## P
==> flow/design.v <==
module convolve #(parameter KERNEL_SIZE = 9,
                  parameter DATA_WIDTH  = 8,
                  parameter KDATA_WIDTH = 8,
                  parameter ACTIVATION  = "RELU")
(
   input  logic                   clk,
   input  logic                   rst,
   input  logic                   en_convolve,
   input  logic [0:KERNEL_SIZE-1] [DATA_WIDTH-1:0] image,
   input  logic [0:KERNEL_SIZE-1][KDATA_WIDTH-1:0] kernel,  
   output logic  [DATA_WIDTH-1:0] feature_map,
   output logic                   feature_out
);
function [DATA_WIDTH-1:0] activation;
   input [DATA_WIDTH+KDATA_WIDTH+$clog2(KERNEL_SIZE)-1:0] weighted_inputs;
   begin
      case(ACTIVATION)
         "RELU": begin
            if (weighted_inputs[DATA_WIDTH+KDATA_WIDTH+$clog2(KERNEL_SIZE)-1]) activation = 0;  
            else activation = weighted_inputs[DATA_WIDTH+KDATA_WIDTH-2-1:KDATA_WIDTH-2];      
         end
         "SIGNUM": begin
            if (weighted_inputs[DATA_WIDTH+KDATA_WIDTH+$clog2(KERNEL_SIZE)-1]) activation = 0;  
            else activation = {DATA_WIDTH{1'b1}};
         end
         default: activation = 'h0;
      endcase
   end
endfunction
function [KDATA_WIDTH-1:0] twos_compl;
   input [KDATA_WIDTH-1:0] kernel;
   twos_compl = (~kernel) + 1;
endfunction
logic en_convolve_q;
logic [0:KERNEL_SIZE-1][DATA_WIDTH+KDATA_WIDTH-1:0] feat_mult_c;
logic [0:KERNEL_SIZE-1][DATA_WIDTH+KDATA_WIDTH-1:0] feat_mult_q;
logic [DATA_WIDTH+KDATA_WIDTH+$clog2(KERNEL_SIZE)-1:0] feature_map_c;
logic [0:KERNEL_SIZE-1][KDATA_WIDTH-1:0] kernel_abs;
always_comb begin
   for (int i=0;i<KERNEL_SIZE; i=i+1) begin
      kernel_abs[i] = kernel[i][KDATA_WIDTH-1] ? twos_compl(kernel[i]) : kernel[i];  
   end
end
always_comb begin
   feat_mult_c = 'h0;
   for (int i=0; i<KERNEL_SIZE; i=i+1) begin
      feat_mult_c[i][DATA_WIDTH+KDATA_WIDTH-1]     = kernel[i][KDATA_WIDTH-1];                 
      feat_mult_c[i][DATA_WIDTH+KDATA_WIDTH-2:0]   = image[i]*kernel_abs[i][KDATA_WIDTH-2:0];  
   end
end
always_comb begin
   feature_map_c = 'h0;
   for (int i=0; i<KERNEL_SIZE; i=i+1) begin
      feature_map_c = feat_mult_q[i][DATA_WIDTH+KDATA_WIDTH-1] ? feature_map_c - feat_mult_q[i][DATA_WIDTH+KDATA_WIDTH-2:0]:  
                                                                 feature_map_c + feat_mult_q[i][DATA_WIDTH+KDATA_WIDTH-2:0];   
   end
end
always_ff@(posedge clk) begin
   en_convolve_q <= en_convolve;
end
always_ff@(posedge clk, negedge rst) begin
   if (~rst) begin
      feat_mult_q <= 'h0;
      feature_map <= 'h0;
      feature_out <= 1'b0;
   end
   else begin
      if (en_convolve) begin
         feat_mult_q <= feat_mult_c;
      end
      if (en_convolve_q) begin
         feature_map <= activation(feature_map_c);  
         feature_out <= 1'b1;
      end else begin
         feature_map <= 'h0;
         feature_out <= 1'b0;
      end
   end
end
endmodule
module conv_layer # (parameter KERNEL_SIZE = 3,
                     parameter IMGCOL      = 8,
                     parameter IMGROW      = 8,
                     parameter DATA_WIDTH  = 8,
                     parameter KDATA_WIDTH = 8,
                     parameter ACTIVATION  = "RELU")
(
   input  logic                   clk,
   input  logic                   rst,
   input  logic [0:IMGROW-1][0:IMGCOL-1][DATA_WIDTH-1:0]  image,
   input  logic [0:KERNEL_SIZE-1][0:KERNEL_SIZE-1][KDATA_WIDTH-1:0] kernel,   
   output logic [0:IMGROW-KERNEL_SIZE][0:IMGCOL-KERNEL_SIZE][DATA_WIDTH-1:0]  conv_out,
   output logic                   layer_done_out
);
localparam PAD_SIZE = (KERNEL_SIZE-1)/2;
logic [0:KERNEL_SIZE*KERNEL_SIZE-1][DATA_WIDTH-1:0]  img_window;
logic [0:KERNEL_SIZE*KERNEL_SIZE-1][KDATA_WIDTH-1:0] ker_window;
logic [$clog2(IMGCOL)-1:0] col;
logic [$clog2(IMGROW+1)-1:0] row;
logic [$clog2(IMGCOL-KERNEL_SIZE):0] out_col;
logic [$clog2(IMGROW-KERNEL_SIZE):0] out_row;
logic en_convolve, layer_conv_done, feature_out;
logic [DATA_WIDTH-1:0]  activated_feature;
always_ff@(posedge clk or negedge rst) begin
   if (~rst) begin
      row <= 'h0;
      col <= 'h0;
      layer_conv_done <= 1'b0;
   end
   else begin
      if (row == IMGROW) begin
         row <= 'h0;
         col <= 'h0;
         layer_conv_done <= 1'b1;
      end else if (col==IMGCOL-1) begin
         row <= row+'h1;
         col <= 'h0;
      end else begin
         col <= col+'h1;
         layer_conv_done <= 1'b0;
      end
   end
end
assign layer_done_out = layer_conv_done;
always_comb begin
   for (int i=0; i<KERNEL_SIZE; i=i+1) begin  
      for (int j=0; j<KERNEL_SIZE; j=j+1) begin   
         ker_window[i*KERNEL_SIZE+j] = kernel[i][j];
      end
   end
end
always_ff@(posedge clk or negedge rst) begin
   if (~rst) begin
      img_window  <= 'h0;
      en_convolve <= 1'b0;
   end else begin
      if (row>PAD_SIZE-1 && row<IMGROW-PAD_SIZE &&   
          col>PAD_SIZE-1 && col<IMGCOL-PAD_SIZE)    
      begin
         en_convolve <= 1'b1;
         for (int i=0; i<KERNEL_SIZE; i=i+1) begin  
            for (int j=0; j<KERNEL_SIZE; j=j+1) begin   
               img_window[i*KERNEL_SIZE+j] <= image[row-PAD_SIZE+i][col-PAD_SIZE+j];
            end
         end
      end else begin
         en_convolve <= 1'b0;
         img_window  <= 'h0;
      end
   end
end
convolve #(
   .KERNEL_SIZE (KERNEL_SIZE*KERNEL_SIZE),
   .DATA_WIDTH  (DATA_WIDTH),
   .KDATA_WIDTH (KDATA_WIDTH),
   .ACTIVATION  (ACTIVATION)
) u_convolve (
   .clk          (clk),
   .rst          (rst),
   .en_convolve  (en_convolve),
   .image        (img_window),
   .kernel       (ker_window),
   .feature_map  (activated_feature),
   .feature_out  (feature_out)
);
always_ff@(posedge clk or negedge rst) begin
   if (~rst) begin
      out_row <= 'h0;
      out_col <= 'h0;
   end
   else if (feature_out || layer_conv_done) begin
      if (out_row == IMGROW-KERNEL_SIZE+1 || layer_conv_done) begin
         out_row <= 'h0;
         out_col <= 'h0;
      end else if (out_col==IMGCOL-KERNEL_SIZE) begin
         out_row <= out_row+'h1;
         out_col <= 'h0;
      end else begin
         out_col <= out_col+'h1;
      end
   end
end
always_ff@(posedge clk or negedge rst) begin
   if (~rst) begin
      conv_out <= 'h0;
   end else if (out_row <= IMGROW-KERNEL_SIZE && out_col <= IMGCOL-KERNEL_SIZE) begin
      conv_out[out_row][out_col] <= activated_feature;
   end
end
endmodule
module conv_top (
   input  logic         clk,
   input  logic         rst,
   input  logic [511:0] image,
   input  logic [71:0]  kernel,
   output logic [287:0] conv_out,
   output logic         layer_done_out
);
logic [0:7][0:7][7:0] image_a;
logic [0:2][0:2][7:0] kernel_a;
logic [0:5][0:5][7:0] conv_out_a;
always_comb begin
   for (int r=0; r<8; r++)
      for (int c=0; c<8; c++)
         image_a[r][c] = image[(r*8+c)*8 +: 8];
   for (int i=0; i<3; i++)
      for (int j=0; j<3; j++)
         kernel_a[i][j] = kernel[(i*3+j)*8 +: 8];
   for (int r=0; r<6; r++)
      for (int c=0; c<6; c++)
         conv_out[(r*6+c)*8 +: 8] = conv_out_a[r][c];
end
conv_layer #(
   .KERNEL_SIZE (3),
   .IMGCOL      (8),
   .IMGROW      (8),
   .DATA_WIDTH  (8),
   .KDATA_WIDTH (8),
   .ACTIVATION  ("RELU")
) u_conv_layer (
   .clk            (clk),
   .rst            (rst),
   .image          (image_a),
   .kernel         (kernel_a),
   .conv_out       (conv_out_a),
   .layer_done_out (layer_done_out)
);
endmodule
make LEC_CHECK=0 CAP_MARGIN=20 CORE_MARGIN=2 CORE_UTILIZATION=58 SETUP_SLACK_MARGIN=0.33 SLEW_MARGIN=35 finish   # period 5.81 ns
run.sh (not shown) runs the stock make flow with config.mk's settings and CLKGATE_MAP_FILE=.
P ran in full, but the layout does not pass; the checks complain about negative setup slack.
Here is what was changed in the inputs of Q compared with P.
- SETUP_SLACK_MARGIN: 0.33 -> unset
- SLEW_MARGIN: 35 -> 20
- CORE_UTILIZATION: 58 -> 33
- PLACE_DENSITY: unset -> 0.6
- the clock period (ns, I/O delays scaled along): 5.81 -> 10.4
==> results <==
Q finished all stages; the layout is clean.
Against P, Q reports a total length of routed wires that is lower.
Changes observed in Q relative to P: global routing met2 resource utilization saw a decrease; final cell count saw an increase.
Comparing P against Q, there is no change at all in area figure in the yosys stat output.
Cell area in Q is about 9% lower than in P
On Q: longest individual stage delay on the worst path is 80 ps higher than what P gave.
Inputs modified between Q and R:
- setting SETUP_SLACK_MARGIN to -0.52 for the first time
- changing PLACE_DENSITY from 0.6 to 0.38
- changing CAP_MARGIN from 20 to 5
- setting CTS_CLUSTER_DIAMETER to 363 for the first time
- setting TNS_END_PERCENT to 10 for the first time
- changing CORE_UTILIZATION from 33 to 72
- setting CTS_CLUSTER_SIZE to 97 for the first time
- changing the clock period (ns, I/O delays scaled along) from 10.4 to 5.31
Notes after the runs:
- Relative to Q, standard cell core area decreased by about 54% in R.
- R vs. Q: number of synthesized register bits about even, total of cells resized after clock tree synthesis rose 108.
- Diff R..Q | I/O pin total | unchanged
- Flow for R halted at global routing, error code GRT-0116.
- TritonCTS sink count: R vs Q identical
- Relative to Q, maximum level of the CTS H-tree has gone down in R.
- Post-synthesis instance area: Q vs R identical
- Looking at global placement routability congestion across R and Q, the one that comes out higher is R.
- From R to Q, post-synth area from yosys stat did not move at all.
#### Input delta (S over R)
- clearing CTS_CLUSTER_SIZE, which used to be 97
- swapping 72 for 40 in CORE_UTILIZATION
- clearing SETUP_SLACK_MARGIN, which used to be -0.52
- swapping 5 for 20 in CAP_MARGIN
- clearing TNS_END_PERCENT, which used to be 10
- clearing CTS_CLUSTER_DIAMETER, which used to be 363
- swapping 0.38 for 0.6 in PLACE_DENSITY
- swapping 5.31 for 11.0 in the clock period (ns, I/O delays scaled along)
[summary]
Delta (S minus R): sum of net half-perimeters after detailed placement went down; die size higher; yosys stat cell total saw little to no change; cell count after placement comparable; number of rows created at floorplan increased by about 35% relative to the old numbers. Between S and R, it is S whose number of gates resized after CTS is lower, by 120. The flow did not stop early for S: all stages ran, and the layout cleared the timing, DRC and antenna checks. S: H-tree depth reported by CTS 2 above R. In S, the width of the chip came out 99 µm above the value in R. Any difference in post-synth area from yosys stat between S and R is small enough to ignore.
